### design.v
`timescale 1ns / 1ps
module SHIFT #
(
	parameter SPI_LEN = 4'd8 
) 
 (
  input Clk,
  input SckWr, 
  input SckRd, 
  input Rst,   
  input IsLoad,
  input [SPI_LEN-1:0] DataIn, 
  input SftIn, 
  input SftEn, 
  output SftOut, 
  output reg [SPI_LEN-1:0]DataOut 
  );
  reg [SPI_LEN-1:0] DataInt; 
  assign SftOut=DataInt[7];  
  always @( posedge Clk )
    if( !Rst )begin 
		DataInt <= 0;
		DataOut <= 0;
	 end
	 else if(IsLoad ) DataInt <= DataIn; 
    else if( SftEn ) begin
		if(SckWr) DataInt <= { DataInt [SPI_LEN-2:0], 1'b0 }; 
		if(SckRd) DataOut <= { DataOut [SPI_LEN-2:0], SftIn };
    end
endmodule
`timescale 1ns / 1ps
module spi #
(
parameter SPI_LEN = 4'd8, 
parameter SPI_DIV = 4'd1  
) 
(
Clk,Rst,Sck,Mosi,Miso,RdData,WrData,IsSta,IsDone
);  
input  Clk; 
input  Rst; 
output Sck;  
output Mosi;
input  Miso;
output [SPI_LEN -1:0] RdData;
input  [SPI_LEN -1:0] WrData;
input  IsSta; 
output IsDone;
reg  [1:0] SckState;  
reg  s; 
reg  SckEn;  
reg  IsDone; 
reg  [6:0]SckC;  
reg  [3:0]BitC;  
wire SftOut; 
reg  Sck,SckD1;
wire SckUp,SckNp;
assign SckUp=Sck&&(!SckD1);
assign SckNp=!Sck&&(SckD1);
always @(posedge Clk) if(!Rst) SckD1 <= 1'b0; else SckD1 <= Sck;
always @(posedge Clk)
if(!Rst) BitC <= 4'd0; else
if(SckEn && SckUp) BitC <= BitC + 1'b1; else if(BitC == SPI_LEN) BitC<=4'd0;
assign Mosi=  SftOut ; 
always @(posedge Clk)
if(!Rst)begin
		s<=1'b0; IsDone <= 1'b0; SckEn <= 1'b0;
end
else begin 
		case(s)
		0:  
		begin IsDone <= 1'b0; SckEn <= 1'b0; if( IsSta )s<= 1'b1; end
		1: 
		begin  
		SckEn<=1'b1; if(BitC == SPI_LEN)begin SckEn <= 1'b0; IsDone <= 1'b1; s <= 1'b0;end
		end
		endcase
end
always @(posedge Clk)
if(!Rst)begin SckC <= 7'd0; Sck <= 1'b0; SckState <= 2'd0;end
else begin
		case( SckState )
		0: 
		begin SckC <= 7'd0; Sck <= 1'd0; if( SckEn ) SckState <= 2; end
		1:
		begin 
		Sck <= 1'b1; if( SckC >= SPI_DIV ) begin SckState <= 2; SckC <= 7'd0; end else SckC <= SckC + 1'b1;
		end
		2: 
		begin 
		Sck <= 1'b0;
		if( SckC >= SPI_DIV ) begin  SckC<=7'd0; if( SckEn ) SckState <= 1; else SckState <= 0; end 
		else SckC <= SckC + 1'b1; 
		end
		endcase
end
wire  IsSpiLd;
assign IsSpiLd = IsSta;
			SHIFT#
				(
					.SPI_LEN(SPI_LEN)  
				)
			SHIFT_INST
				( 
					.Clk(Clk), 
					.Rst(Rst),
					.SckWr(SckNp),
					.SckRd(SckUp),
					.IsLoad(IsSpiLd), 
					.DataIn(WrData), 
					.SftIn(Miso), 
					.SftEn(SckEn),  
					.SftOut(SftOut), 
					.DataOut(RdData) 
				 );
endmodule
`timescale 1ns / 1ps
`timescale 1ns / 1ps
module display(clk,rst_n,Sftclk,Lchclk,SDout,Srst_n,Dpy0,Dpy1,Dpy2,Dpy3);
input clk;
input rst_n;
output Sftclk;
output Lchclk;
output SDout;
output Srst_n;
input  [3:0]Dpy0;
input  [3:0]Dpy1;
input  [3:0]Dpy2;
input  [3:0]Dpy3;
parameter 
		zero = 8'b1100_0000,
		one  = 8'b1111_1001,
		two  = 8'b1010_0100,
		three= 8'b1011_0000,
		four = 8'b1001_1001,
		five = 8'b1001_0010,
		six  = 8'b1000_0010,
		seven= 8'b1111_1000,
		eight= 8'b1000_0000,
		nine = 8'b1001_0000;
parameter 
		IDLE =0,
		BYT0 =1,
		BYT0W=2,
		BYT1 =3,
		BYT1W=4;
reg Lchclk;
reg Srst_n;
reg rdy;
reg IsSta;
reg [7:0]WrData;
reg [2:0]s;
reg [2:0]Dpy_n;
reg [3:0]dp;
reg [3:0]data;
reg [7:0]dat;
wire IsDone;
wire [7:0] RdData;
always @(posedge clk or negedge rst_n)begin
	if(!rst_n)begin 
		IsSta <= 1'b0; s<= 1'b0; Lchclk <= 1'b0; Srst_n <= 1'b0;
		rdy <= 1'b0; WrData <= 8'd0;
	end
	else begin
		case(s)
		0 : 
		begin IsSta <= 0; s <= 3'd1; rdy <=0; Srst_n <= 1; end  
		1,2:  
		s <= s + 1'b1;
		3:    
		begin WrData <= dp; IsSta <= 1; Srst_n <=1; s <= 4; Lchclk <= 0;end 
		4:   
		begin IsSta <=0; if( IsDone ) begin s <= 5; Lchclk <= 0; end end   
		5 :   
		begin WrData <= dat ;IsSta <= 1;s <= 6; end     
		6:   
		begin IsSta <=0; if( IsDone ) begin s <= 0; Lchclk <= 1;rdy <= 1;end end
	endcase
	end
end
always @(posedge clk or negedge rst_n) begin
	if(!rst_n)
		Dpy_n <= 3'd0;
	else begin 
			if( rdy ) begin Dpy_n <= Dpy_n + 3'd1; 
			if( Dpy_n == 3'd3 ) Dpy_n <= 3'd0; end	
	end
end
always @( posedge clk or negedge rst_n)begin
		if(!rst_n) begin data <= 4'd0; dp <= 4'd0; end
		else
			case ( Dpy_n ) 
			0:
			begin data <= Dpy0;dp <= 4'b1000;end
			1:
			begin data <= Dpy1;dp <= 4'b0100;end
			2:
			begin data <= Dpy2;dp <= 4'b0010;end
			3:
			begin data <= Dpy3;dp <= 4'b0001;end
			endcase
end
always @(posedge clk or negedge rst_n)begin
		if(!rst_n) dat <= 8'd0;
		else
			case( data ) 
				0: dat <= zero; 
				1: dat <= one;
				2: dat <= two;
				3: dat <= three;
				4: dat <= four;
				5: dat <= five;
				6: dat <= six;
				7: dat <= seven;
				8: dat <= eight;
				9: dat <= nine;
			endcase
end
localparam SPI_LEN =4'd8;
localparam SPI_DIV =4'd1;
spi#(
	.SPI_LEN(SPI_LEN), 
	.SPI_DIV(SPI_DIV)
)
hc595x2(
				.Clk(clk),
				.Rst(rst_n),
				.Sck(Sftclk),
				.Mosi(SDout),
				.Miso(1'b0),
				.RdData(RdData),
				.WrData(WrData),
				.IsSta(IsSta),
				.IsDone(IsDone)
				);
endmodule
module binary2bcd(
      clk,
      rst_n,
      binary,
      state_en,
		refresh,
		BCD
);
parameter   b_length      = 10;
parameter   bcd_len       = 16;
parameter   idle              = 5'b00001;
parameter   shift             = 5'b00010;
parameter   wait_judge   = 5'b00100;
parameter   judge           = 5'b01000;
parameter   add_3          = 5'b10000;
input       clk;
input       rst_n;
input    [b_length-1:0]  binary;
input      state_en;
input refresh;
output reg [bcd_len-1:0]  BCD;
reg  [b_length-1:0]  reg_binary;     
reg  [3:0]    bcd0, bcd1, bcd2, bcd3;
reg  [3:0]    shift_time;                    
reg   [5:0]    c_state, n_state;
reg      add3_en;
reg      change_done;
reg refresh_r;
always@(posedge clk or negedge rst_n)
begin
        if(!rst_n)
              refresh_r <= 1'b0;
       else if(refresh)
             refresh_r <= 1'b1;
end
always@(posedge clk or negedge rst_n)
begin
        if(!rst_n)
              c_state <= idle;
       else
             c_state <= n_state;
end
always@(posedge clk or negedge rst_n)
begin
       if(!rst_n)
                  n_state <= idle;
       else
               case(n_state)
					idle:begin
                               if((binary!=0)&&(state_en == 1'b1)&&(refresh_r == 1'b1))
                                       n_state <= shift;
                              else
                                      n_state <= idle;
                          end
					shift: n_state <= wait_judge;
					wait_judge: begin
										if(change_done==1'b1)
                                    n_state <= idle;
                              else
                                    n_state <= judge;
									end
               judge:begin   
									 if(add3_en)
												n_state <= add_3;
									 else
												n_state <= shift;
                          end
               add_3:begin
                                 n_state <= shift;
                           end
               default: n_state <= idle;  
              endcase
end
always@(posedge clk or negedge rst_n)
begin
         if(!rst_n)
                  begin
                          shift_time  <= 4'b0;
                          change_done <= 1'b0;
                          add3_en  <= 1'b0;
                          reg_binary <= 0;
                          bcd0 <= 4'b0;
                          bcd1 <= 4'b0;
                          bcd2 <= 4'b0;
                          bcd3 <= 4'b0;
                          BCD <= 0;
                 end
         else
           case(n_state)
           idle:begin
                          shift_time <= b_length;
                          reg_binary <= binary;
                          bcd2     <= 4'b0;
                          bcd1     <= 4'b0;
                          bcd0     <= 4'b0;
								  bcd3 <= 4'd0;
                  end
          shift:begin 
                      {bcd3,bcd2,bcd1,bcd0,reg_binary} <= {bcd3,bcd2,bcd1,bcd0,reg_binary}<<1;
                      shift_time <= shift_time-1;
                      if(shift_time==1)     change_done <= 1'b1;
                      else                       change_done <= 1'b0;    
                 end
  wait_judge:begin
                       if((bcd3>=4'd5)||(bcd2>=4'd5)||(bcd1>=4'd5)||(bcd0>=4'd5))
                               add3_en <= 1;
                       else
                               add3_en <= 0;
                      if(change_done==1)   BCD <= {bcd3,bcd2,bcd1,bcd0};
                    end
        judge:  add3_en <= 0;
       add_3: begin
							  if(bcd3 >= 4'd5) bcd3 <= bcd3 + 4'b0011; else bcd3 <= bcd3;
                       if(bcd2>=4'd5) bcd2 <= bcd2 + 4'b0011; else bcd2 <= bcd2;
                       if(bcd1>=4'd5) bcd1 <= bcd1 + 4'b0011; else bcd1 <= bcd1;
                       if(bcd0>=4'd5) bcd0 <= bcd0 + 4'b0011; else bcd0 <= bcd0;
                   end
      default: begin
                           change_done <= 1'b0;
                           add3_en  <= 1'b0;
                  end
           endcase
        end
endmodule
`timescale 1ns / 1ps
module segment_driver(
    input clk,
    input rst_n,
	 input refresh,
	 input[9:0] bin,
	 output Sftclk,
	 output Lchclk,
	 output SDout
    );
wire[15:0] bcd_out;
binary2bcd my_binary2bcd(	.clk(clk),
									.rst_n(rst_n),
									.state_en(1'b1),
									.refresh(refresh),
									.binary(bin),
									.BCD(bcd_out));
display dpy_rssi(	.clk(clk),
						.rst_n(rst_n),
						.Dpy0(bcd_out[3:0]),
						.Dpy1(bcd_out[7:4]),
						.Dpy2(bcd_out[11:8]),
						.Dpy3(bcd_out[15:12]),
						.Sftclk(Sftclk),
						.Lchclk(Lchclk),
						.SDout(SDout));
endmodule
`timescale 1ns / 1ps
module speed_select(clk,rst_n,bps_start,clk_bps,uart_ctrl);
input[2:0] uart_ctrl;
input clk;	 
input rst_n;	
input bps_start;	
output clk_bps;	 
parameter 	bps9600 		= 5208,	 
			 	bps19200 	= 2604,	 
				bps38400 	= 1302,	 
				bps57600 	= 868,	 
				bps115200	= 434;	 
parameter 	bps9600_2 	    = 2604,
				bps19200_2	= 1302,
				bps38400_2	= 651,
				bps57600_2	= 434,
				bps115200_2 = 217;  
reg[12:0] bps_para;	
reg[12:0] bps_para_2;	
reg[12:0] cnt;			
reg clk_bps_r;			
wire[2:0] uart_ctrl_r = uart_ctrl;	 
always @ (posedge clk or negedge rst_n) begin
	if(!rst_n) begin 
			bps_para <= 13'd0;
			bps_para_2 <= 13'd0;	
		end
	else  begin
			case (uart_ctrl_r)	
				3'd0:	begin
						bps_para <= bps9600;
						bps_para_2 <= bps9600_2;
						end
				3'd1:	begin
						bps_para <= bps19200;
						bps_para_2 <= bps19200_2;
						end
				3'd2:	begin
						bps_para <= bps38400;
						bps_para_2 <= bps38400_2;
						end
				3'd3:	begin
						bps_para <= bps57600;
						bps_para_2 <= bps57600_2;
						end
				3'd4:	begin
						bps_para <= bps115200;
						bps_para_2 <= bps115200_2;
						end
				default:begin
				        bps_para <= bps9600;
						bps_para_2 <= bps9600_2;
						end
				endcase
		end
end
always @ (posedge clk or negedge rst_n)
	if(!rst_n) cnt <= 13'd0;
	else if(cnt<bps_para && bps_start) cnt <= cnt+1'b1;	
	else cnt <= 13'd0;
always @ (posedge clk or negedge rst_n)
	if(!rst_n) clk_bps_r <= 1'b0;
	else if(cnt==bps_para_2 && bps_start) clk_bps_r <= 1'b1;	 
	else clk_bps_r <= 1'b0;
assign clk_bps = clk_bps_r;
endmodule
module uart_rx(
				clk,rst_n,
				rs232_rx,rx_data,rx_int,
				clk_bps,bps_start
			);
input clk;		
input rst_n;	
input rs232_rx;	
input clk_bps;	
output reg bps_start;	
output[7:0] rx_data;	
output reg rx_int;	
reg rs232_rx0,rs232_rx1,rs232_rx2,rs232_rx3;	
wire neg_rs232_rx;	
always @ (posedge clk or negedge rst_n) 
	if(!rst_n) begin
		rs232_rx0 <= 1'b0;
		rs232_rx1 <= 1'b0;
		rs232_rx2 <= 1'b0;
		rs232_rx3 <= 1'b0;
	end
	else begin
		rs232_rx0 <= rs232_rx;
		rs232_rx1 <= rs232_rx0;
		rs232_rx2 <= rs232_rx1;
		rs232_rx3 <= rs232_rx2;
	end
assign neg_rs232_rx = rs232_rx3 & rs232_rx2 & ~rs232_rx1 & ~rs232_rx0;
reg[3:0] num;	
always @ (posedge clk or negedge rst_n)
	if(!rst_n) bps_start <= 1'b0;
	else if(!bps_start && neg_rs232_rx) bps_start <= 1'b1;	
	else if((num == 4'd9) && clk_bps) bps_start <= 1'b0;	
reg[7:0] rx_temp_data;	
always @ (posedge clk or negedge rst_n)
	if(!rst_n) begin
		rx_temp_data <= 8'd0;
		num <= 4'd0;
		rx_int <= 1'b0;
	end
	else if(bps_start) begin	
		if(clk_bps) begin		
			if(num < 4'd9) begin
				num <= num+1'b1;
				rx_int <= 1'b0;	
			end
			else begin
				num <= 4'd0;			
				rx_int <= 1'b1;			
			end
			case (num)
				4'd1: rx_temp_data[0] <= rs232_rx;	
				4'd2: rx_temp_data[1] <= rs232_rx;	
				4'd3: rx_temp_data[2] <= rs232_rx;	
				4'd4: rx_temp_data[3] <= rs232_rx;	
				4'd5: rx_temp_data[4] <= rs232_rx;	
				4'd6: rx_temp_data[5] <= rs232_rx;	
				4'd7: rx_temp_data[6] <= rs232_rx;	
				4'd8: rx_temp_data[7] <= rs232_rx;	
				default: ;
			endcase
		end
		else rx_int <= 1'b0;
	end
	else rx_int <= 1'b0;
assign rx_data = rx_temp_data;	
endmodule
`timescale 1ns / 1ps
module uart_tx(clk,rst_n,clk_bps,rx_data,rx_int,rs232_tx,bps_start);
input clk;		 
input rst_n;	
input clk_bps;		 
input[7:0] rx_data;	
input rx_int;		 
output rs232_tx;	 
output bps_start;	
reg rx_int0,rx_int1,rx_int2;	 
wire neg_rx_int;	 
always @ (posedge clk or negedge rst_n) begin
	if(!rst_n) begin
			rx_int0 <= 1'b0;
			rx_int1 <= 1'b0;
			rx_int2 <= 1'b0;
		end
	else begin
			rx_int0 <= rx_int;
			rx_int1 <= rx_int0;
			rx_int2 <= rx_int1;
		end
end
assign neg_rx_int =  ~rx_int1 & rx_int2;	 
reg[7:0] tx_data;	
reg bps_start_r;
reg tx_en;	
reg[3:0] num;
always @ (posedge clk or negedge rst_n) begin
	if(!rst_n) begin
			bps_start_r <= 1'b0;
			tx_en <= 1'b0;
			tx_data <= 8'd0;
		end
	else if(neg_rx_int) begin	
			bps_start_r <= 1'b1;
			tx_data <= rx_data;	
			tx_en <= 1'b1;		
		end
	else if(num==4'd11) begin	
			bps_start_r <= 1'b0;
			tx_en <= 1'b0;
		end
end
assign bps_start = bps_start_r;
reg rs232_tx_r;
always @ (posedge clk or negedge rst_n) begin
	if(!rst_n) begin
			num <= 4'd0;
			rs232_tx_r <= 1'b1;
		end
	else if(tx_en) begin
			if(clk_bps)	begin
					num <= num+1'b1;
					case (num)
						4'd0:	rs232_tx_r <= 1'b0; 	
						4'd1:	rs232_tx_r <= tx_data[0];	 
						4'd2:	rs232_tx_r <= tx_data[1];	 
						4'd3: rs232_tx_r <= tx_data[2];	 
						4'd4: rs232_tx_r <= tx_data[3];	 
						4'd5: rs232_tx_r <= tx_data[4];	 
						4'd6: rs232_tx_r <= tx_data[5];	 
						4'd7:	rs232_tx_r <= tx_data[6];	 
						4'd8: rs232_tx_r <= tx_data[7];	 
						4'd9: rs232_tx_r <= 1'b1;	
					 	default: rs232_tx_r <= 1'b1;
						endcase
				end
			else if(num==4'd11) num <= 4'd0;	
		end
end
assign rs232_tx = rs232_tx_r;
endmodule
`timescale 1ns / 1ps
module my_uart(clk,rst_n,rs232_rx,rs232_tx,tx_in,rx_out,rx_over,tx_write);
input clk;	 
input rst_n;	
input rs232_rx;	 
input[7:0] tx_in; 
input tx_write;   
output rs232_tx;	 
output[7:0] rx_out; 
output rx_over;     
wire bps_start_rx;	
wire clk_bps_rx;		 
speed_select		speed_rx(	.clk(clk),	
										.rst_n(rst_n),
										.bps_start(bps_start_rx),
										.clk_bps(clk_bps_rx),
										.uart_ctrl(3'd4)
										);
uart_rx			uart_rx(		.clk(clk),
									.rst_n(rst_n),
									.rs232_rx(rs232_rx),
									.clk_bps(clk_bps_rx),
									.bps_start(bps_start_rx),
									.rx_data(rx_out),
									.rx_int(rx_over)
									);
wire bps_start_tx;	
wire clk_bps_tx;		 
speed_select		speed_tx(	.clk(clk),	
										.rst_n(rst_n),
										.bps_start(bps_start_tx),
										.clk_bps(clk_bps_tx),
										.uart_ctrl(3'd4)
										);
uart_tx			uart_tx(		.clk(clk),
									.rst_n(rst_n),
									.clk_bps(clk_bps_tx),
									.rx_data(tx_in),
									.rx_int(~tx_write),
									.rs232_tx(rs232_tx),
									.bps_start(bps_start_tx)
									);
endmodule
`timescale 1ns / 1ps
module controller(
    input clk,
    input rst_n,
    input [7:0] rx_out,		 
    input rx_over,			 
	 input [7:0] recv_in,	 
	 input recv_write,	 
    output [7:0] tx_in,	 
    output tx_write,		 
	 output recv_ce,		 
	 output recv_rst,		 
	 output [7:0] scode,	 
	 output scode_rdy,	 
	 output [7:0]level	 
    );
parameter CMD_RESET = 1;
parameter CMD_ON = 2;
parameter CMD_OFF = 3;
parameter CMD_STATUS = 4;
parameter CMD_SILENCE = 5;
parameter CMD_LEVEL = 6;
parameter STATE_IDLE = 0;
parameter STATE_RESET = 1;
parameter STATE_ON = 2;
parameter STATE_OFF = 3;
parameter STATE_STATUS = 4;
parameter STATE_SILENCE = 5;
parameter STATE_RETURN = 6;
parameter STATE_LEVEL = 7;
reg rx_over_r;
wire rx_over_pos;
always @ (posedge clk or negedge rst_n) begin
	if(!rst_n) begin
		rx_over_r <= 1'b0;
		end
	else begin
		rx_over_r <= rx_over;
		end
end
assign rx_over_pos = ~rx_over_r & rx_over;
reg recv_en;	
reg ctr_out;	
reg recv_rst_r;	
reg[3:0] para_cnt;	
reg[7:0] para_buf;
reg[15:0] out_cnt;
reg[3:0] state;
reg[3:0] state_r;
reg[7:0] level_r;
reg[7:0] scode_r;
reg scode_rdy_r;
reg[7:0] tx_in_r;		
reg tx_write_r;
always @ (posedge clk or negedge rst_n) begin
	if(!rst_n) begin
		recv_en <= 1'b0;
		ctr_out <= 1'b0;
		recv_rst_r <= 1'b1;
		level_r <= 8'd100;
		para_cnt <= 4'd0;
		para_buf <= 8'd0;
		out_cnt <= 16'd0;
		state <= STATE_IDLE;
		tx_in_r <= 8'd0;
		tx_write_r <= 1'b0;
		scode_r <= 8'd0;
		scode_rdy_r <= 1'd0;
		end
	else begin
		case(state)
			STATE_IDLE: begin
				if (rx_over_pos) begin
					case(rx_out)
						CMD_RESET: begin  
							state <= STATE_RESET;
							end
						CMD_ON: begin
							state <= STATE_ON;
							end
						CMD_OFF: begin
							state <= STATE_OFF;
							end
						CMD_STATUS: begin
							out_cnt <= 16'd20000;
							state <= STATE_STATUS;
							end
						CMD_SILENCE: state <= STATE_SILENCE;
						CMD_LEVEL: state <= STATE_LEVEL;
						default: state <= STATE_RETURN;
						endcase
					end
				end
			STATE_RESET: begin
					scode_r <= 8'd0;
					scode_rdy_r <= 1'b1;
					recv_rst_r <= 1'b0;
					state <= STATE_RETURN;
				end
			STATE_ON: begin
					scode_r <= 8'd1;
					scode_rdy_r <= 1'b1;
					recv_en <= 1'b1;
					state <= STATE_RETURN;
				end
			STATE_OFF: begin
					scode_r <= 8'd2;
					scode_rdy_r <= 1'd1;
					recv_en <= 1'b0;
					state <= STATE_RETURN;
				end
			STATE_STATUS: begin
					ctr_out <= 1'b1;
					out_cnt <= out_cnt - 16'd1;
					if (out_cnt == 16'd20000) tx_write_r <= 1'b0;
					else if (out_cnt == 16'd19998) begin
							tx_in_r <= {6'd0, recv_en, ctr_out};
							tx_write_r <= 1'b1;
						end
					else if (out_cnt == 16'd10008) begin
							tx_write_r <= 1'b0;
						end
					else if (out_cnt == 16'd9998) begin
							tx_in_r <= level_r;
							tx_write_r <= 1'b1;
						end
					else if (out_cnt == 16'd0)state <= STATE_RETURN;
				end
			STATE_SILENCE: begin
					if (rx_over_pos) begin
						para_buf <= rx_out;
						state <= STATE_RETURN;
					end else
						state <= STATE_SILENCE;
				end
			STATE_LEVEL: begin
					if (rx_over_pos) begin
						scode_r <= rx_out;
						scode_rdy_r <= 1'd1;
						level_r <= rx_out;
						state <= STATE_RETURN;
					end else
						state <= STATE_LEVEL;
				end
			STATE_RETURN: begin
					case(state_r)
						STATE_RESET: begin
								recv_rst_r <= 1'b1;
								state <= STATE_RETURN;
							end
						STATE_ON: begin
								ctr_out <= 1'b1;
								if (recv_en == 1'b1) tx_in_r <= 8'd1;
								else tx_in_r <= 8'd2;
								tx_write_r <= 1'b1;
								state <= STATE_RETURN;
							end
						STATE_OFF: begin
								ctr_out <= 1'b1;
								if (recv_en == 1'b0) tx_in_r <= 8'd1;
								else tx_in_r <= 8'd2;
								tx_write_r <= 1'b1;
								state <= STATE_RETURN;
							end
						STATE_STATUS: begin	 
								if (recv_en == 1'b1) tx_in_r <= 8'd1;
								else tx_in_r <= 8'd2;
								tx_write_r <= 1'b1;
								state <= STATE_RETURN;
							end
						STATE_SILENCE: begin
								if (para_buf == 8'd1) ctr_out <= 1'b1;
								else ctr_out <= 1'b0;
								state <= STATE_RETURN;
							end
						STATE_LEVEL: begin
								tx_in_r <= 8'd1;
								tx_write_r <= 1'b1;
								state <= STATE_RETURN;
							end
						STATE_RETURN: begin
								tx_write_r <= 1'b0;
								scode_rdy_r <= 1'd0;
								state <= STATE_IDLE;
							end
					endcase
				end
			default:	state <= STATE_IDLE;
		endcase
	end
end
always @ (posedge clk or negedge rst_n) begin
	if(!rst_n) begin
		state_r <= STATE_IDLE;
		end
	else begin
		state_r <= state;
		end
end
assign tx_in = ctr_out ? tx_in_r : recv_in;
assign tx_write = ctr_out ? tx_write_r : recv_write;
assign recv_rst = recv_rst_r;
assign recv_ce = recv_en;
assign scode = scode_r;
assign scode_rdy = scode_rdy_r;
assign level = level_r;
endmodule
`timescale 1ns / 1ps
module ad_driver(
    input clk,
    input ce,
    input rst_n,
    input[7:0] din,
    output clk_out,
	 output reg[7:0] dout,
    output ready
    );
reg[3:0] cnt;
always@(posedge clk or negedge rst_n)begin
	if (!rst_n)	cnt <= 4'd0;
	else if (ce)	cnt <= cnt + 4'd1;
end
reg clk_r;
always@(posedge clk or negedge rst_n)begin
	if (!rst_n) begin
		clk_r <= 1'b0;
	end
	else if (ce) begin
		if (cnt == 7)	clk_r <= 1'b1;
		else if (cnt == 15) clk_r <= 1'b0;
	end
end
reg rdy;
always@(posedge clk or negedge rst_n)begin
	if (!rst_n) begin
		dout <= 0;
		rdy <= 1'b0;
	end
	else if (ce) begin
		if (cnt == 8'd10) begin
			dout <= din;
			rdy <= 1'b1;
		end
		else rdy <= 1'b0;
	end
end
assign ready = rdy;
assign clk_out = clk_r;
endmodule
`timescale 1ns / 1ps
module manchester(
    input [15:0] din,
    output [7:0] dout
    );
assign dout[7] = din[15] & (~din[14]);
assign dout[6] = din[13] & (~din[12]);
assign dout[5] = din[11] & (~din[10]);
assign dout[4] = din[9] & (~din[8]);
assign dout[3] = din[7] & (~din[6]);
assign dout[2] = din[5] & (~din[4]);
assign dout[1] = din[3] & (~din[2]);
assign dout[0] = din[1] & (~din[0]);
endmodule
`timescale 1ns / 1ps
module get_data(
	input clk,
    input ce,
   input rst_n,
	input bin,
	input ben,
   output [15:0] uid,
	output [7:0] zid,
	output [7:0] cnt,
	output [7:0] ftype,
   output drdy
   );
parameter HEAD = 4'b1100;
parameter TAIL = 4'b0011;
reg[87:0] bbuf;
always @ (posedge clk or negedge rst_n)
	if(!rst_n) bbuf <= 0;
	else if (ce) begin
	 if (ben) bbuf <= {bbuf[86:0], bin};
	end
wire[15:0] uid_m;
manchester huid_manchester(	.din(bbuf[83:68]),
										.dout(uid_m[15:8]));
manchester luid_manchester(	.din(bbuf[67:52]),
										.dout(uid_m[7:0]));
wire[7:0] zid_m;
manchester zid_manchester(	.din(bbuf[51:36]),
									.dout(zid_m));
wire[7:0] cnt_m;
manchester cnt_manchester(	.din(bbuf[19:4]),
									.dout(cnt_m));
wire[7:0] type_m;
manchester type_manchester(	.din(bbuf[35:20]),
										.dout(type_m));
reg[15:0] uid_r;
reg[7:0] zid_r;
reg[7:0] cnt_r;
reg[7:0] type_r;
reg drdy_r;
always @ (posedge clk or negedge rst_n) begin
	if(!rst_n) begin
		uid_r <= 0;
		zid_r <= 0;
		cnt_r <= 0;
		type_r <= 0;
		drdy_r <= 0;
	end
	else if (ce) begin
	 if (ben) begin
		if ((bbuf[87:84] == HEAD) && (bbuf[3:0] == TAIL)) begin
			uid_r <= uid_m;
			zid_r <= zid_m;
			cnt_r <= cnt_m;
			type_r <= type_m;
			drdy_r <= 1'b1;
		end
	end 
	else drdy_r <= 1'b0;
	end
end
assign uid = uid_r;
assign zid = zid_r;
assign cnt = cnt_r;
assign ftype = type_r;
assign drdy = drdy_r;
endmodule
`timescale 1ns / 1ps
module get_rssi(
	input clk,
    input ce,
   input rst_n,
   input [7:0] din,
   input den,
	input bin,
	input ben,
   output [7:0] dout,
   output drdy
   );
parameter IDLE = 0;
parameter CAL = 1;
parameter OUT = 2;
reg[255:0] d_buf;
always @ (posedge clk or negedge rst_n)
	if(!rst_n) d_buf <= 0;
	else if (ce) begin
	 if(den) d_buf <= {d_buf[247:0], din[7:0]};
	end
wire[7:0] d_delay;
assign d_delay = d_buf[255:248];
reg[1:0] state;
reg[15:0] sum;
reg aver_rdy;
always @ (posedge clk or negedge rst_n) begin
	if(!rst_n) begin
		state <= IDLE;
		sum <= 0;
		aver_rdy <= 1'b0;
	end
	else if (ce) begin
	 begin
		case(state)
			IDLE: begin
				aver_rdy <= 1'b0;
				if (den) begin
					sum <= sum - d_delay;
					state <= CAL;
					end
				else state <= IDLE;
				end
			CAL: begin
				sum <= sum + din;
				aver_rdy <= 1'b1;
				state <= IDLE;
				end
			OUT: begin
				state <= IDLE;
				end
			default: state <= IDLE;
		endcase
	end
	end
end
reg[7:0] aver;
always @ (posedge clk or negedge rst_n)
	if(!rst_n) aver <= 0;
	else if (ce) begin
	 if(aver_rdy) aver <= sum[13:6];
	end
reg[7:0] llv;
always @ (posedge clk or negedge rst_n)
	if(!rst_n) llv <= 0;
	else if (ce) begin
	 if(ben == 1 && bin == 0) llv <= aver;
	end
reg[7:0] hlv;
always @ (posedge clk or negedge rst_n)
	if(!rst_n) hlv <= 0;
	else if (ce) begin
	 if(ben == 1 && bin == 1) hlv <= aver;
	end
reg ben_r;
always @ (posedge clk or negedge rst_n)
	if(!rst_n) ben_r <= 1'b0;
	else if (ce) begin
	 ben_r <= ben;
	end
reg[7:0] rssi;
reg rssi_rdy;
always @ (posedge clk or negedge rst_n)
	if(!rst_n) begin
		rssi <= 0;
		rssi_rdy <= 1'b0;
	end
	else if (ce) begin
	 if(ben_r && bin == 1) begin
		rssi <= hlv - llv;
		rssi_rdy <= 1'b1;
	end
	else rssi_rdy <= 1'b0;
	end
reg[511:0] rssi_buf;
always @ (posedge clk or negedge rst_n)
	if(!rst_n) rssi_buf <= 0;
	else if (ce) begin
	 if(rssi_rdy) rssi_buf <= {rssi_buf[503:0], rssi[7:0]};
	end
wire[7:0] rssi_delay;
assign rssi_delay = rssi_buf[511:504];
reg[1:0] rstate;
reg[15:0] rsum;
reg rssi_aver_rdy;
always @ (posedge clk or negedge rst_n) begin
	if(!rst_n) begin
		rstate <= IDLE;
		rsum <= 0;
		rssi_aver_rdy <= 1'b0;
	end
	else if (ce) begin
	 begin
		case(rstate)
			IDLE: begin
				rssi_aver_rdy <= 1'b0;
				if (rssi_rdy) begin
					rsum <= rsum - rssi_delay;
					rstate <= CAL;
					end
				else rstate <= IDLE;
				end
			CAL: begin
				rsum <= rsum + rssi;
				rssi_aver_rdy <= 1'b1;
				rstate <= IDLE;
				end
			OUT: begin
				rssi_aver_rdy <= 1'b1;
				rstate <= IDLE;
				end
			default: rstate <= IDLE;
		endcase
	end
	end
end
wire[7:0] rssi_aver;
assign rssi_aver = rsum[14:7];
assign dout = rssi_aver;
assign drdy = rssi_aver_rdy;
endmodule
`timescale 1ns / 1ps
module frame_out(
    input clk,
    input ce,
	 input rst_n,
    input [15:0] uid,
    input [7:0] zid,
    input [7:0] cnt,
    input [7:0] ftype,
    input [7:0] rssi,
	 input den,
    output [7:0] dout,
    output drdy
    );
parameter HEAD = 8'hCA;
parameter TAIL = 8'hFE;
parameter O_DURTION = 6000;
reg trans_start;
wire trans_start_pos;
reg[20:0] ocnt;
reg[3:0] fcnt;
always @ (posedge clk or negedge rst_n)
	if(!rst_n) trans_start <= 0;
	else if (ce) begin
	 if (den) trans_start <= 1;
	else if (fcnt > 7) trans_start <= 0;
	end
reg[63:0] frame_buf;
always @ (posedge clk or negedge rst_n)
	if(!rst_n) frame_buf <= 0;
	else if (ce) begin
	 if (trans_start_pos) frame_buf[63:0] <= {HEAD[7:0], uid[15:0], zid[7:0], cnt[7:0], ftype[7:0], rssi[7:0], 8'hFE};
	else if (ocnt == O_DURTION && trans_start == 1) frame_buf[63:0] <= {frame_buf[55:0], 8'd0};
	end
reg trans_start_r;
always @ (posedge clk or negedge rst_n)
	if(!rst_n) trans_start_r <= 0;
	else if (ce) begin
	 trans_start_r <= trans_start;
	end
assign trans_start_pos = trans_start & (~trans_start_r);
always @ (posedge clk or negedge rst_n)
	if(!rst_n) ocnt <= 0;
	else if (ce) begin
	 if (trans_start_pos) ocnt <= 0;
	else if (trans_start == 1)begin
		if (ocnt < O_DURTION) ocnt <= ocnt + 1;
		else ocnt <= 0;
		end
	else ocnt <= 0;
	end
always @ (posedge clk or negedge rst_n)
	if(!rst_n) fcnt <= 0;
	else if (ce) begin
	 if (trans_start_pos) fcnt <= 0;
	else if (trans_start == 1)begin
		if (ocnt == O_DURTION) fcnt <= fcnt + 1;
		end
	else fcnt <= 0;
	end
reg[7:0] dout_r;
reg drdy_r;
always @ (posedge clk or negedge rst_n) begin
	if(!rst_n) begin
		dout_r <= 0;
		drdy_r <= 1'b0;
	end
	else if (ce) begin
	 if (trans_start == 1 && ocnt == 50) begin
		dout_r <= frame_buf[63:56];
		drdy_r <= 1'b1;
	end
	else drdy_r <= 1'b0;
	end
end
assign dout = dout_r;
assign drdy = drdy_r;
endmodule
`timescale 1ns / 1ps
module Num_creat(rst,ahead,behind,Num);
input rst,ahead,behind;
output [3:0] Num; 
reg [3:0] Num;
parameter N=4'b1000;
always @(ahead or behind)
		begin
			case({ahead,behind})
				2'b10:		Num = N+4'b0001;
				2'b01: 		Num = N-4'b0001;
				default: 	Num = N;
			endcase
		end
endmodule
`timescale 1ns / 1ps
module Loop_Filter(rst,ahead_in,behind_in,ahead_out,behind_out);
input rst,ahead_in,behind_in;
output ahead_out,behind_out;
assign ahead_out = ahead_in;
assign behind_out = behind_in;
endmodule
`timescale 1ns / 1ps
module phase_detector(rst,clk,clk_pe,clk_ne,clk_low1,ppmdata,Num_in,enable,ahead,behind); 
input rst,clk,clk_pe,clk_ne,clk_low1,enable,ppmdata;
input [3:0] Num_in;
output ahead,behind;
parameter N = 4'b1000;
reg[3:0] adder,count_num,adder_mid,adder_mid_ahead;
reg add_permit,ahead_mid,behind_mid;
reg firstbit;
always @(posedge clk or negedge rst)
begin
	if(!rst)
		begin
			add_permit <= 1'b0;
			count_num <= 4'b0000;
			adder <= 4'b0000;
			adder_mid <= N/2;
			adder_mid_ahead <=N/2;
			firstbit <= 1'b0;
		end
	else if (clk_pe)
		begin
			if(enable && Num_in == N)
				begin	
					adder_mid_ahead <= adder_mid;
					add_permit <= 1'b1;
					count_num <= count_num + 4'b0001;
					firstbit <= ppmdata;
					adder <= adder + {1'b0,1'b0,1'b0,ppmdata};
				end
			if(!enable && Num_in == N && add_permit)
				begin
					if(count_num == N-4'b0001)
						begin
							count_num <= 4'b0000;
							adder_mid <= adder + {1'b0,1'b0,1'b0,ppmdata};
							adder <= 4'b0000;
						end
					else
						begin
							count_num <=count_num +4'b0001;
							adder <= adder + {1'b0,1'b0,1'b0,ppmdata};
						end
				end
			else if(Num_in != N)
				begin
					firstbit <= ppmdata;
					add_permit <= 1'b0;
					count_num <= 4'b0000;
					adder <= 4'b0000;
					adder_mid <= N/2;
					firstbit <= 1'b0;
				end
		end
end
always @(posedge clk or negedge rst)
begin
	if(!rst)
		begin
			ahead_mid <= 1'b0;
			behind_mid <= 1'b0;
		end
	else if (clk_ne)
		begin
			if(enable && Num_in == N)
				begin
					if((adder_mid < N/2 && !firstbit && adder_mid >0)||(adder_mid > N/2 && adder_mid < N && firstbit))
						begin
							ahead_mid <= 1'b1 ;
							behind_mid <= 1'b0;
						end
					else if((adder_mid < N/2 && adder_mid >0 && firstbit)||(adder_mid > N/2 && adder_mid <N && !firstbit))	
						begin
							ahead_mid <= 1'b0;
							behind_mid <= 1'b1 ;
						end
					else if(adder_mid == N )
						begin
							if(adder_mid_ahead == 0)
								begin
									ahead_mid <= 1'b1 ;
									behind_mid <= 1'b0 ;
								end
							else
								begin
									ahead_mid <= ahead_mid ;
									behind_mid <= behind_mid ;
								end
						end
					else if(adder_mid ==0)
						begin
							if(adder_mid_ahead == N)
								begin
									ahead_mid <= 1'b1 ;
									behind_mid <= 1'b0 ;
								end
							else
								begin
									ahead_mid <= ahead_mid ;
									behind_mid <= behind_mid ;
								end
						end	
					else
						begin	
							ahead_mid <= 1'b0 ;
							behind_mid <= 1'b0 ;
						end
				end
			else
				begin
					ahead_mid <= 1'b0 ;
					behind_mid <= 1'b0 ;					
				end
		end
end
assign ahead = ahead_mid & enable;
assign behind = behind_mid &enable;
endmodule		
`timescale 1ns / 1ps
module clock_devide(rst,Num,clk,clk_pe,enable,clk_low);
input rst,clk,clk_pe;
input[3:0] Num;
output enable,clk_low;
reg enable,clk_low1;
reg[3:0] counter;
reg[3:0] Num_here;
wire clk_low;
parameter N=4'b1000;
assign clk_low=~clk_low1;
always @(posedge clk or negedge rst)
begin
	if(!rst)
		begin
			enable <= 1'b0;
			counter <= 4'b0000;
			clk_low1 <= 1'b0;
			Num_here <= N;
		end
	else if (clk_pe)
		begin
			counter <= counter + 4'b0001;
			case(counter)
				4'b0000:
					begin
						clk_low1 <= ~clk_low1;
						Num_here <= Num;
						enable <= 1'b0;
					end
				N/2:
					begin
						clk_low1 <= ~clk_low1;
					end
				Num_here-4'b0001:
					begin
						enable <= 1'b1;
						counter <= 4'b0000;
					end
				default:	;
			endcase
		end
end
endmodule
`timescale 1ns / 1ps
module bit_synchronize(rst,clk,clk_pe,clk_ne,ppmdata,clk_low); 
input clk,clk_pe,clk_ne,ppmdata,rst;
output clk_low;
wire[3:0] Num;
wire clk_low1 = 1'b0;
wire enable,ahead,behind,ahead_final,behind_final; 
phase_detector 	U1(rst,clk,clk_pe,clk_ne,clk_low1,ppmdata,Num,enable,ahead,behind); 
Loop_Filter  	U2(rst,ahead,behind,ahead_final,behind_final);
Num_creat		U3(rst,ahead_final,behind_final,Num);
clock_devide	U4(rst,Num,clk,clk_pe,enable,clk_low);
endmodule
`timescale 1ns / 1ps
module get_bit(
    input clk,
    input ce,
    input rst_n,
    input din,
    output reg dout,
    output reg drdy
    );
parameter BPS = 125_000;
parameter BPS_CNT = 50000000/2/BPS/8;
reg[199:0] din_r;
always @ (posedge clk or negedge rst_n)
	if(!rst_n) din_r <= 0;
	else if (ce) begin
	 din_r <= {din_r[198:0], din};
	end
reg clk_8th;		
reg[21:0] cnt;
always @ (posedge clk or negedge rst_n) begin
	if(!rst_n) begin
			clk_8th <= 1'b0;
			cnt <= 22'd0;
		end
	else if (ce) begin
	 begin
		if(cnt == BPS_CNT)	begin
			clk_8th <= ~clk_8th;
			cnt <= 22'd0;
		end
		else begin
			cnt <= cnt + 22'd1;
		end
	end
	end
end
wire syn_out;
wire clk_tick = ce && (cnt == BPS_CNT);
wire clk_pe = clk_tick && !clk_8th;
wire clk_ne = clk_tick && clk_8th;
bit_synchronize bit_syn(.clk(clk),
								.clk_pe(clk_pe),
								.clk_ne(clk_ne),
								.rst(rst_n),
								.ppmdata(din),
								.clk_low(syn_out));
reg syn_out_buf;
always @ (posedge clk or negedge rst_n) begin
	if(!rst_n) begin
		syn_out_buf <=  1'b0;
	end
	else if (ce) begin
	 begin
		syn_out_buf <=  syn_out;
	end
	end
end
wire syn_neg;
assign syn_neg = ~syn_out & syn_out_buf;
always @ (posedge clk or negedge rst_n) begin
	if(!rst_n) begin
		dout <= 1'b0;
		drdy <= 1'b0;
	end
	else if (ce) begin
	 begin
		if(syn_neg) begin
			dout <= din;
			drdy <= 1'b1;
		end
		else begin
			drdy <= 1'b0;
		end
	end
	end
end
endmodule
`timescale 1ns / 1ps
module receiver(
    input clk,
    input ce,
    input rst_n,
	 input [7:0] level,
    input [7:0] din,
    input den,
    output [7:0] dout,
    output drdy,
	 output test1,
	 output test2
    );
parameter IDLE = 0;
parameter CAL = 1;
parameter OUT = 2;
wire bdata;
assign bdata = (din > level) ? 1'b1 : 1'b0;
wire bout;
wire brdy;
get_bit get_bit(	.clk(clk),
				.ce(ce),
				.rst_n(rst_n),
				.din(bdata),
				.dout(bout),
				.drdy(brdy));
wire [7:0] rssi;
wire rssi_rdy;
get_rssi get_rssi(	.clk(clk),
				.ce(ce),
							.rst_n(rst_n),
							.din(din),
							.den(den),
							.bin(bout),
							.ben(brdy),
							.dout(rssi),
							.drdy(rssi_rdy));
wire[15:0] uid;
wire[7:0] zid;
wire[7:0] cnt;
wire[7:0] ftype;
wire data_rdy;
get_data get_data(	.clk(clk),
				.ce(ce),
							.rst_n(rst_n),
							.bin(bout),
							.ben(brdy),
							.uid(uid),
							.zid(zid),
							.cnt(cnt),
							.ftype(ftype),
							.drdy(data_rdy));
reg[20:0] data_rdy_r;
always @ (posedge clk or negedge rst_n)
	if (!rst_n) data_rdy_r <= 0;
	else if (ce) begin
	 data_rdy_r <= {data_rdy_r[19:0], data_rdy};
	end
frame_out frame_out(	.clk(clk),
				.ce(ce),
							.rst_n(rst_n),
							.uid(uid),
							.zid(zid),
							.cnt(cnt),
							.ftype(ftype),
							.rssi(rssi),
							.den(data_rdy_r[8]),
							.dout(dout),
							.drdy(drdy));				
assign test1 = bdata;
assign test2 = brdy;
endmodule
`timescale 1ns / 1ps
module apollo_top(
	input clk,
   input rst_n,
	input rs232_rx,	 
	output rs232_tx,	 
	input[7:0] in_ad_data,
	output out_ad_clk,
	output Sftclk,
	output Lchclk,
	output SDout,
	output test1,
	output test2
    );
wire[7:0] tx_in;
wire tx_write;
wire[7:0] rx_out;
wire rx_over;
my_uart	uart(	.clk(clk),
					.rst_n(rst_n),
					.rs232_rx(rs232_rx),
					.rs232_tx(rs232_tx),
					.tx_in(tx_in),
					.tx_write(tx_write),
					.rx_out(rx_out),
					.rx_over(rx_over)
					);
wire[7:0] recv_in;
wire recv_write;
wire recv_en;
wire recv_rst;
wire [7:0] scode;
wire scode_rdy;
wire [7:0] level;
controller controller(	.clk(clk),
								.rst_n(rst_n),
								.rx_out(rx_out),
								.rx_over(rx_over),
								.recv_in(recv_in),
								.recv_write(recv_write),
								.tx_in(tx_in),
								.tx_write(tx_write),
								.recv_ce(recv_en),
								.recv_rst(recv_rst),
								.scode(scode),
								.scode_rdy(scode_rdy),
								.level(level)
								);
segment_driver segment(	.clk(clk),
								.rst_n(rst_n),
								.bin({2'b00, scode}),
								.refresh(scode_rdy),
								.Sftclk(Sftclk),
								.Lchclk(Lchclk),
								.SDout(SDout));
wire[7:0] ad_data_in;
wire ad_data_rdy;
wire recv_rst_n = rst_n & recv_rst;
ad_driver ad_driver(	.clk(clk),
							.ce(recv_en),
							.rst_n(recv_rst_n),
							.din(in_ad_data),
							.clk_out(out_ad_clk),
							.dout(ad_data_in),
							.ready(ad_data_rdy));
receiver receiver(	.clk(clk),
							.ce(recv_en),
							.rst_n(recv_rst_n),
							.level(level),
							.din(ad_data_in),
							.den(ad_data_rdy),
							.dout(recv_in),
							.drdy(recv_write),
							.test1(test1),
							.test2(test2));
endmodule
### config.mk
export PLATFORM = sky130hd
export DESIGN_NAME = apollo_top
export DESIGN_NICKNAME = apollo_top
export VERILOG_FILES = /design/flow/design.v
export SDC_FILE = /design/flow/constraint.sdc
export NUM_CORES = 4
export LEC_CHECK = 0
export ABC_AREA = 1
export CAP_MARGIN = 0
export CORE_ASPECT_RATIO = 0.72
export CORE_MARGIN = 2
export CORE_UTILIZATION = 72
export CTS_CLUSTER_DIAMETER = 360
export CTS_CLUSTER_SIZE = 15
export PLACE_DENSITY_LB_ADDON = 0.13
export SETUP_SLACK_MARGIN = 1.31
export SLEW_MARGIN = 20
### run.sh
#!/bin/bash
# the make line also repeats each setting of config.mk as NAME=value (left out here)
make -C /OpenROAD-flow-scripts/flow DESIGN_CONFIG=/design/flow/config.mk WORK_HOME=/design/flow/orfs CLKGATE_MAP_FILE= finish
### constraint.sdc
create_clock -name core_clock -period 4.4 [get_ports {clk}]
set_input_delay 0.8800 -clock core_clock [delete_from_list [all_inputs] [get_ports {clk}]]
set_output_delay 0.8800 -clock core_clock [all_outputs]
set_load 0.01 [all_outputs]
==> results of run 1 <==
[metrics by stage]
stage / hold WS (ps) / std cells / area (um2) / power [mW] / worst slack [ps]
after floorplan: 331.2 / 6830 / 58210 / 13.30 / -12350
after global placement: 336.6 / 7697 / 59170 / 13.42 / 1418
after detailed placement: 359.0 / 7697 / 59170 / 13.44 / 1426
after CTS: 131.8 / 7843 / 62100 / 21.97 / 1313
after global routing: 163.8 / 7847 / 62150 / 22.53 / 1274
final: 151.0 / 7848 / 62150 / 21.81 / 1358
[final cells by class]
| cell class | instances | area [um2] | area share (%) |
|---|---|---|---|
| flip-flops and latches | 1376 | 34310 | 55.21 |
| repair buffers | 59 | 740.7 | 1.192 |
| clock inverters | 5 | 126.4 | 0.2033 |
| diodes | 2 | 5.005 | 0.008053 |
| clock buffers | 139 | 2734 | 4.399 |
| multi-input cells | 4680 | 20960 | 33.72 |
| inverters | 507 | 1922 | 3.092 |
| well taps | 1080 | 1351 | 2.174 |
[per-layer routing]
layer / vias up / share of wire [%] / global-route usage [%]
met5: - / 0 / 0
met4: 0 / 1.8 / 6.222
met3: 160 / 4.7 / 3.516
met2: 940 / 46 / 43.79
met1: 20930 / 48 / 43.43
li1: 21070 / - / -
[repair_timing]
item / CTS / global route
endpoints found under the setup margin: 1 / 1
pin swaps: 10 / 9
setup buffers: 2 / 3
gates cloned: 0 / 0
resized: 19 / 6
==> changes_impl.md, run 1 <==
## Implementation

* Total internal power at 17.23 mW
* Adder share at 2.405%
* Syn avg cell area at 8.522 um2
* Core Region at 80,050 um2
* Post-synth EDFFs at 0
* CTS tree: built
* Total number of vias at 43,100
* Antenna violations before repair at 2
* Buffers and inverters on the worst path at 3
* Routed len/inst at 14.46 um
* Chip area at 83,100 um2
* Total negative slack at 0 ps
* Critical path origin: controller.level_r[6]
* CP delay by family, top: flip-flops
* Crit-path max FO at 3
* Cycle use final at 69.13%
* Post-Synth Simple-Gate Area at 25.81%
* CP Cell Sequence: inv_2 -> ha_4 -> nand2_4 -> nor2_4 -> nand4_1 -> nand2_4 -> inv_4 -> buf_6
* Gate Count Post-Synth at 6,825
* FP Rows at 88
* Sequential fraction of design power at 58.6%
* H-tree depth at 3
* Status: timing/DRC/antenna clean
* RR Endpoint: receiver.frame_out.frame_buf[11]
* CP peak stage delay at 540 ps
* Yosys stat chip area at 58,160 um2
* Largest net degree at the start of global routing at 238
* HP Class: input pin to async pin
* Synth mux share at 0.09465%
* Post-synthesis cell type count at 63
* Final hold violations at 0
* Most frequent cell after synthesis: nand2_1
* Setup CP Type: flip-flop to output port
* Fp util at 72.66%
* CTS Hold Bufs at 0
* Data required time of the critical path at 3520 ps
* Root Buffer: clkbuf_16
* Main logic family after synthesis: simple AND/OR/NAND/NOR gates
* Gr usage total at 28.20%
* PD cells at 351.0 nW/um2
* # setup viols final at 0
* Mapped Area at 58,160 um2
* Peak supply drop at 326.0 uV
* Final Skew at 20.46 ps
* End point of the critical path: test1
* Net Switching at 4.579 mW
* Endpoint class of the critical path: output port
* Main power group: registers
* Ys flops at 1,376
* Worst skew pair latency at 690 ps
* Top cells by instance count after synthesis: nand2_1, dfrtp_1, inv_1
* Power Sequential at 12.8 mW
* Fin. max-slew vios at 0
* RSZ-0062 raised after global routing: true
* Tool Warnings at 95
* Relative slew slack at 29.86%
* Max frequency at 0.3288 GHz
* Port Buffers at 17
* Clk slew on worst S/H paths at 70 ps
* Tightest Pin Transition at 1052 ps
* Grt ovf at 0
* Synth area leader: dfrtp_1
* # fillers at 5,463
* Instance count on the critical path at 8
* R2r worst-path depth at 7
* Minimum clock period at 3042 ps
* Async S/R FF share, synth at 98.04%
* CTS Buffer Depth at 3
* Vias in the first global route at 41,340
* Die span in x at 339.0 um
* Fin nets at 6,846
* CP most frequent cell: nand2_4
* Worst path slowest cell: dfstp_2
* Seq share, synth at 59.00%
* GPL Wtd Cong at 0.8736
* Max-capacitance violation count at 0
* CP Launch Type: flip-flop
* 1st-iter DRT viols at 4,201
* DRC at 0
* CTS Buf Count at 101
* P&R area growth vs syn at 6.854%
* Worst Path Arrival at 2160 ps
* Post-route ant nets at 0
* I/O pin count at 18
* Top flip-flop cell by instance count after synthesis: dfrtp_1
* Synth top area share at 57.52%
* Clock sinks at 1,376
* Clock network power at 8.60 mW
* Die span in y at 245.2 um
* Synth area leaders: dfrtp_1, nand2_1, o21ai_0, inv_1, nand3_1
* Leakage power at 32.76 nW
* Switching share of power at 20.99%
* Final core occ at 77.64%
* Ys cells at 6,825
* R2R Setup Slk at 1560 ps
* Yosys Warn Count at 17
* Reg2reg start: controller.recv_en
* Combinational power at 0.429 mW
* DPL Wire Length at 70,240 um
* Share of power burned in the clock network at 39.4%
* Logic pwr share at 2.0%
* XOR-XNOR Cells, Area Fraction at 1.024%
* First-pass DRT Iterations at 8
* Vias per cell at 5.492
* Compound Share, Synth at 6.443%
* First-pass GRT wire length at 198,000 um
* Final WL at 113,500 um
==> run 2: changes to the inputs <==
- CAP_MARGIN: 0 -> 20
- CORE_ASPECT_RATIO: 0.72 -> unset
- CTS_CLUSTER_DIAMETER: 360 -> unset
- CTS_CLUSTER_SIZE: 15 -> 74
- HOLD_SLACK_MARGIN: unset -> 0.29
- PLACE_DENSITY_LB_ADDON: 0.13 -> 0.29
- SETUP_SLACK_MARGIN: 1.31 -> unset
- SLEW_MARGIN: 20 -> 40
- TNS_END_PERCENT: unset -> 5
- clock period: 4.4 -> 14.7 ns (I/O delays scaled with it)
==> changes_impl.md, run 2 <==
## Implementation

* Buffers and inverters on the worst path at 3
* Post-Synth Simple-Gate Area at 25.81%
* Die span in y at 288.2 um
* Fin area at 63,720 um2
* Vias in the first global route at 43,840
* CTS Hold Bufs at 0
* I/O pin count at 18
* Total internal power at 5.897 mW
* Gr usage total at 29.29%
* Logic pwr share at 1.7%
* Compound Share, Synth at 6.443%
* FP Rows at 104
* Leakage power at 33.58 nW
* 1st-iter DRT viols at 4,193
* Clock sinks at 1,376
* Most frequent cell after synthesis: nand2_1
* Post-synth EDFFs at 0
* GPL Wtd Cong at 0.8683
* Synth area leader: dfrtp_1
* Worst Path Arrival at 2760 ps
* Max-capacitance violation count at 0
* Net Switching at 1.576 mW
* CTS Buf Count at 139
* Minimum clock period at 5698 ps
* Total power at 7.473 mW
* Port Buffers at 17
* Reg2reg start: controller.recv_en
* First-pass GRT wire length at 204,000 um
* DP Area at 59,020 um2
* Dpl ws at 8685 ps
* Fin. max-slew vios at 0
* RSZ-0062 raised after global routing: false
* Grt ovf at 0
* Post-synthesis cell type count at 63
* Instance count on the critical path at 8
* Switching share of power at 21.09%
* Clock network power at 3.52 mW
* Met2 Usage GRT at 48.45%
* Combinational power at 0.125 mW
* CP peak stage delay at 530 ps
* Synth mux share at 0.09465%
* DPL Wire Length at 68,180 um
* Peak supply drop at 107.8 uV
* Ys cells at 6,825
* Main power group: registers
* Status: timing/DRC/antenna clean
* Relative slew slack at 46.32%
* P&R area growth vs syn at 9.556%
* Ys flops at 1,376
* Critical path origin: controller.level_r[5]
* Clk slew on worst S/H paths at 60 ps
* Gate Count Post-Synth at 6,825
* Hold Path Cell Cnt at 0
* Die span in x at 288.2 um
* Synth top area share at 57.52%
* Setup CP Type: flip-flop to output port
* Final hold violations at 0
* Crit-path max FO at 3
* H-tree depth at 4
* R2R Setup Slk at 11,060 ps
* Cycle use final at 38.77%
* Post-CTS Setup Bufs at 0
* CP Cell Sequence: inv_1 -> ha_1 -> a21oi_1 -> o21a_1 -> nand2_1 -> nand2_1 -> inv_1 -> clkdlybuf4s50_1
* Worst path slowest cell: dfstp_2
* Syn avg cell area at 8.522 um2
* Antenna violations before repair at 0
* Power Sequential at 3.83 mW
* R2r worst-path depth at 7
* First-pass DRT Iterations at 6
* Hold path startpoint: uart.uart_tx.rx_int0
* RR Endpoint: receiver.get_rssi.rssi_buf[401]
* # setup viols final at 0
* Yosys stat chip area at 58,160 um2
* Max frequency at 0.1755 GHz
* Total number of vias at 44,070
* PD cells at 117.3 nW/um2
* End point of the critical path: test1
* Fin nets at 6,875
* Mapped Area at 58,160 um2
* Routed len/inst at 14.86 um
* Antenna cells at 0
* Tightest Pin Transition at 805.2 ps
* Largest net degree at the start of global routing at 238
* Chip area at 83,070 um2
* Tool Warnings at 81
* Top flip-flop cell by instance count after synthesis: dfrtp_1
* Final WS setup at 9002 ps
* Fp util at 72.44%
* Sequential fraction of design power at 51.2%
* Core Region at 80,290 um2
* Hold endpoint: uart.uart_tx.rx_int1
* Final Skew at 30.35 ps
* Worst skew pair latency at 730 ps
* Post-route ant nets at 0
* Data required time of the critical path at 11,760 ps
* CP Launch Type: flip-flop
* DRC at 0
* Top cells by instance count after synthesis: nand2_1, dfrtp_1, inv_1
* Main logic family after synthesis: simple AND/OR/NAND/NOR gates
* Final WL at 117,700 um
* Met3 global-route usage at 3.949%
* CTS tree: built
* Vias per cell at 5.564
* Async S/R FF share, synth at 98.04%
* # fillers at 4,923
* Worst hold slack at 361.2 ps
* Post_cts resized at 0
* Endpoint class of the critical path: output port
* XOR-XNOR Cells, Area Fraction at 1.024%
* Seq share, synth at 59.00%
* Share of power burned in the clock network at 47.1%
* Yosys Warn Count at 17
* Root Buffer: clkbuf_16
* HP Class: flip-flop to flip-flop
* CP delay by family, top: buffers and inverters
* Adder share at 2.405%
* Synth area leaders: dfrtp_1, nand2_1, o21ai_0, inv_1, nand3_1
* Grt met1 use at 41.20%
* CTS Buffer Depth at 3
* GRT busiest layer: met2
run 2: layout make-up:
class	instances	area, um2	area share, %
Clock buffer	209	4094	6.425
Clock inverter	39	481.7	0.7560
Tap cell	1060	1326	2.081
Sequential cell	1376	34310	53.85
Inverter	507	1929	3.028
Multi-Input combinational cell	4680	20890	32.78
Timing Repair Buffer	50	686.9	1.078
run 2: per-stage QoR:
stage	util, %	cells	TNS [ps]
4_1_cts	79.22	7917	0
2_1_floorplan	-	6830	-4647610
3_3_place_gp	73.34	7665	0
6_report	79.37	7921	0
5_1_grt	79.37	7921	0
3_5_place_dp	73.52	7669	0
run 2: routing by layer:
layer | share of wire [%] | up-vias
li1 | - | 21210
met1 | 44 | 21570
met2 | 50 | 1045
met3 | 4.3 | 239
met4 | 2.2 | 0
met5 | 0 | -
==> run 3: changes to the inputs <==
- ABC_AREA: 1 -> unset
- CELL_PAD_IN_SITES_DETAIL_PLACEMENT: unset -> 0
- CORE_ASPECT_RATIO: unset -> 1.55
- CTS_CLUSTER_DIAMETER: unset -> 28
- CTS_CLUSTER_SIZE: 74 -> 100
- GPL_ROUTABILITY_DRIVEN: unset -> 0
- HOLD_SLACK_MARGIN: 0.29 -> unset
- PLACE_DENSITY_LB_ADDON: 0.29 -> 0.18
- SETUP_SLACK_MARGIN: unset -> 1.27
- SLEW_MARGIN: 40 -> 15
- TNS_END_PERCENT: 5 -> unset
- clock period: 14.7 -> 4.38 ns (I/O delays scaled with it)
==> changes_impl.md, run 3 <==
## Implementation

* Status: timing/DRC/antenna clean
* # setup viols final at 0
* # fillers at 3,963
* Combinational power at 0.125 mW
* CTS Buf Count at 173
* Cycle use final at 73.72%
* Routed len/inst at 18.80 um
* Port Buffers at 17
* Fp util at 72.65%
* Grt ovf at 0
* Logic pwr share at 0.4%
* Leakage power at 32.08 nW
* Fin area at 65,060 um2
* Seq share, synth at 60.19%
* RSZ-0062 raised after global routing: true
* Die span in x at 230.0 um
* Ys cells at 4,423
* Yosys stat chip area at 57,010 um2
* Die span in y at 354.3 um
* First-pass DRT Iterations at 6
* Yosys Warn Count at 17
* Hold Path Cell Cnt at 0
* Clk slew on worst S/H paths at 60 ps
* Root Buffer: clkbuf_16
* Share of power burned in the clock network at 53.7%
* Worst Path Arrival at 2350 ps
* CP most frequent cell: o21a_1
* Ys flops at 1,376
* Core Region at 78,480 um2
* Relative slew slack at 28.49%
* Clock network power at 15.0 mW
* Post-synth EDFFs at 0
* 1st-iter DRT viols at 2,161
* Main logic family after synthesis: multiplexers
* Peak supply drop at 393.1 uV
* Worst skew pair latency at 760 ps
* Endpoint class of the critical path: output port
* H-tree depth at 4
* Main power group: clock
* Instance count on the critical path at 8
* Post-route ant nets at 0
* Top cells by instance count after synthesis: dfrtp_1, mux2_2, nand2_1
* R2r worst-path depth at 14
* DP Area at 58,400 um2
* Max-capacitance violation count at 0
* First-pass GRT wire length at 181,200 um
* Hold endpoint: uart.uart_tx.rx_int1
* Gate Count Post-Synth at 4,423
* Async S/R FF share, synth at 98.04%
* Sequential fraction of design power at 45.8%
* Net Switching at 5.936 mW
* Data required time of the critical path at 3500 ps
* Tool Warnings at 67
* Final hold violations at 0
* Most frequent cell after synthesis: dfrtp_1
* R2R Setup Slk at 1270 ps
* Top flip-flop cell by instance count after synthesis: dfrtp_1
* DPL Wire Length at 62,080 um
* Compound Share, Synth at 5.776%
* Mapped Area at 57,010 um2
* Clock sinks at 1,376
* Fin. max-slew vios at 0
* CP delay by family, top: AND-OR/OR-AND gates
* Post-Synth Simple-Gate Area at 8.314%
* Buffers and inverters on the worst path at 2
* Antenna violations before repair at 1
* Critical path origin: ad_driver.dout[1]
* CTS Buffer Depth at 3
* Minimum clock period at 3229 ps
* DRC at 0
* Final core occ at 82.91%
* Setup CP Type: flip-flop to output port
* Post-synthesis cell type count at 92
* I/O pin count at 18
* Synth top area share at 58.69%
* CP peak stage delay at 430 ps
* Vias in the first global route at 36,420
* CP Cell Sequence: ha_4 -> nor2b_4 -> o21a_1 -> o21a_1 -> o21bai_1 -> a21oi_1 -> buf_4 -> buf_6
* Synth area leader: dfrtp_1
* Total internal power at 21.92 mW
* CTS tree: built
* FP Rows at 128
* P&R area growth vs syn at 14.12%
* Reg2reg start: receiver.get_rssi.rssi_buf[504]
* Syn avg cell area at 12.89 um2
* Final WL at 107,000 um
* CP Launch Type: flip-flop
* Largest net degree at the start of global routing at 147
* Crit-path max FO at 2
* Adder share at 2.454%
* Synth mux share at 19.54%
* Worst path slowest cell: dfrtp_2
* Total number of vias at 33,900
* Synth area leaders: dfrtp_1, mux2_2, nand2_1, ha_1, o21ai_0
* Antenna cells at 0
* Chip area at 81,500 um2
* HP Class: flip-flop to flip-flop
* Switching share of power at 21.31%
* Hold path startpoint: uart.uart_tx.rx_int0
* Vias per cell at 5.956
* Logic area at 21,830 um2
* RR Endpoint: receiver.get_rssi.rsum[14]
* Final Skew at 20.39 ps
* Max frequency at 0.3097 GHz
* Register Area at 34,320 um2
* Gr usage total at 27.27%
* Power Sequential at 12.8 mW
* End point of the critical path: test1
* PD cells at 428.1 nW/um2
* Fin nets at 4,625
* Tightest Pin Transition at 1065 ps
* XOR-XNOR Cells, Area Fraction at 1.705%
run 3: timing repair:
| action | 4_1_cts | 5_1_grt |
|---|---|---|
| hold endpoints to repair | 3 | 0 |
| hold buffers | 1 | 0 |
| pin swaps | 10 | 22 |
| setup buffers | 12 | 12 |
| gates resized | 26 | 30 |
| setup endpoints to repair | 9 | 16 |
| gates cloned | 0 | 0 |
run 3: final cells by class:
class	instances	area share, %
clock buffer	204	7.279
clock inverter	119	2.300
inverter	104	0.6000
multi-input combinational	2755	33.56
sequential	1376	52.75
tap	1040	2.000
timing repair buffer	94	1.514
run 3: per-stage QoR:
stage | setup WS [ps] | power (mW) | hold slack (ps) | TNS [ps] | std cells
finish | 1151 | 27.85 | 360.8 | 0 | 5692
CTS | 1075 | 28.10 | 361.8 | 0 | 5679
global placement | 1074 | 13.10 | 340.0 | 0 | 5343
floorplan | -7524 | 13.03 | 331.2 | -8543460 | 4428
detailed placement | 1052 | 13.11 | 339.3 | 0 | 5343
global route | 1054 | 28.67 | 376.7 | 0 | 5692
run 3: routing by layer:
| metal | wire length (um) | track usage [%] | up-vias |
|---|---|---|---|
| met4 | 3759 | 10.97 | 2 |
| met2 | 57080 | 48.36 | 669 |
| met5 | 13 | 0 | - |
| met3 | 3573 | 4.941 | 258 |
| li1 | - | - | 15690 |
| met1 | 42610 | 33.07 | 17280 |
==> run 4: changes to the inputs <==
- CTS_CLUSTER_DIAMETER: 28 -> 121
- CTS_CLUSTER_SIZE: 100 -> unset
- PLACE_DENSITY: unset -> 0.35
- PLACE_DENSITY_LB_ADDON: 0.18 -> unset
- SETUP_SLACK_MARGIN: 1.27 -> 1.29
- TNS_END_PERCENT: unset -> 10
==> changes_impl.md, run 4 <==
## Implementation

* Gr usage total at 25.10%
* Endpoint class of the critical path: output port
* Vias per cell at 5.871
* Power Sequential at 12.8 mW
* Yosys stat chip area at 57,010 um2
* R2r worst-path depth at 11
* Final WS setup at 1094 ps
* Grt ovf at 0
* H-tree depth at 3
* Instance count on the critical path at 7
* Post-Synth Simple-Gate Area at 8.314%
* Peak supply drop at 385.4 uV
* XOR-XNOR Cells, Area Fraction at 1.705%
* Async S/R FF share, synth at 98.04%
* Final hold violations at 0
* Minimum clock period at 3286 ps
* Compound Share, Synth at 5.776%
* Total internal power at 19.31 mW
* # fillers at 4,515
* Adder share at 2.454%
* Syn avg cell area at 12.89 um2
* Fin. max-slew vios at 0
* Cycle use final at 75.03%
* Ys flops at 1,376
* First-pass DRT Iterations at 5
* Crit-path max FO at 4
* CP most frequent cell: a21o_1
* Combinational power at 0.121 mW
* Status: timing/DRC/antenna clean
* Synth area leaders: dfrtp_1, mux2_2, nand2_1, ha_1, o21ai_0
* RR Endpoint: receiver.get_rssi.rsum[12]
* Reg2reg start: receiver.get_rssi.rssi_buf[504]
* Synth mux share at 19.54%
* Core Region at 78,480 um2
* Gate Count Post-Synth at 4,423
* CP delay by family, top: AND-OR/OR-AND gates
* Tool Warnings at 73
* Worst path slowest cell: dfstp_2
* Clk slew on worst S/H paths at 70 ps
* HP Class: input pin to async pin
* DRC at 0
* End point of the critical path: test1
* Net Switching at 4.733 mW
* Final WL at 98,830 um
* CTS Buf Count at 118
* First-pass GRT wire length at 168,700 um
* Max-capacitance violation count at 0
* RSZ-0062 raised after global routing: true
* Fin nets at 4,555
* Clock sinks at 1,376
* Fin area at 62,940 um2
* P&R area growth vs syn at 10.41%
* Routed len/inst at 17.73 um
* Sequential fraction of design power at 53.0%
* Antenna cells at 0
* Main power group: registers
* CP Launch Type: flip-flop
* Largest net degree at the start of global routing at 134
* Main logic family after synthesis: multiplexers
* Root Buffer: clkbuf_16
* Total number of vias at 32,730
* Post-synth EDFFs at 0
* CTS tree: built
* Worst skew pair latency at 710 ps
* Mapped Area at 57,010 um2
* Fp util at 72.65%
* Synth area leader: dfrtp_1
* Seq share, synth at 60.19%
* DP Area at 58,460 um2
* Top flip-flop cell by instance count after synthesis: dfrtp_1
* Data required time of the critical path at 3500 ps
* Port Buffers at 17
* Register Area at 34,320 um2
* Clock network power at 11.2 mW
* CP peak stage delay at 540 ps
* Die span in y at 354.3 um
* Die span in x at 230.0 um
* DPL Wire Length at 63,010 um
* Logic pwr share at 0.5%
* R2R Setup Slk at 1140 ps
* Chip area at 81,500 um2
* Logic area at 21,770 um2
* Worst Path Arrival at 2410 ps
* Yosys Warn Count at 17
* Ys cells at 4,423
* Relative slew slack at 33.41%
* PD cells at 381.9 nW/um2
* CP Cell Sequence: inv_4 -> ha_4 -> a21o_1 -> a21o_1 -> a21oi_2 -> a21oi_4 -> buf_2
* Post-route ant nets at 0
* Antenna violations before repair at 0
* Leakage power at 31.07 nW
* # setup viols final at 0
* Final Skew at 24.62 ps
* 1st-iter DRT viols at 1,879
* Buffers and inverters on the worst path at 2
* Dpl ws at 857.0 ps
* Vias in the first global route at 34,440
* Switching share of power at 19.69%
* FP Rows at 128
* I/O pin count at 18
* Tightest Pin Transition at 992.2 ps
* Share of power burned in the clock network at 46.5%
* CTS Buffer Depth at 3
* Synth top area share at 58.69%
* Setup CP Type: flip-flop to output port
* Critical path origin: controller.level_r[5]
* Max frequency at 0.3043 GHz
* Top cells by instance count after synthesis: dfrtp_1, mux2_2, nand2_1
* Most frequent cell after synthesis: dfrtp_1
* Post-synthesis cell type count at 92
## run 4: cell type report
class	count	area share, %
Sequential cell	1376	54.52
Multi-Input combinational cell	2755	34.59
Clock inverter	51	1.248
Timing Repair Buffer	79	1.485
Tap cell	1040	2.067
Inverter	104	0.6242
Clock buffer	170	5.464
## run 4: metal layers
| metal | up-vias | global-route usage [%] | routed length, um |
|---|---|---|---|
| li1 | 15500 | - | - |
| met1 | 16650 | 31.62 | 41220 |
| met2 | 391 | 44.84 | 51860 |
| met3 | 196 | 3.101 | 2559 |
| met4 | 0 | 9.019 | 3189 |
| met5 | - | 0 | 0 |
## run 4: per-stage QoR
stage                     total power [mW]  hold WS [ps]  cells  util, %   TNS, ps
after floorplan                      13.03         331.2   4428        -  -8543460
after global placement               13.10         336.9   5342    74.49         0
after detailed placement             13.11         337.9   5342    74.49         0
after CTS                            24.28         230.0   5565    80.02         0
after global routing                 24.80         266.8   5575    80.21         0
final                                24.04         248.9   5575    80.21         0
## run 4: timing repair
item | in CTS | in global routing
pin swaps | 3 | 14
hold buffers | 0 | 0
setup endpoints to repair | 11 | 15
gates resized | 23 | 20
setup buffers | 2 | 8
Power is estimated from default activity; no workload was simulated.
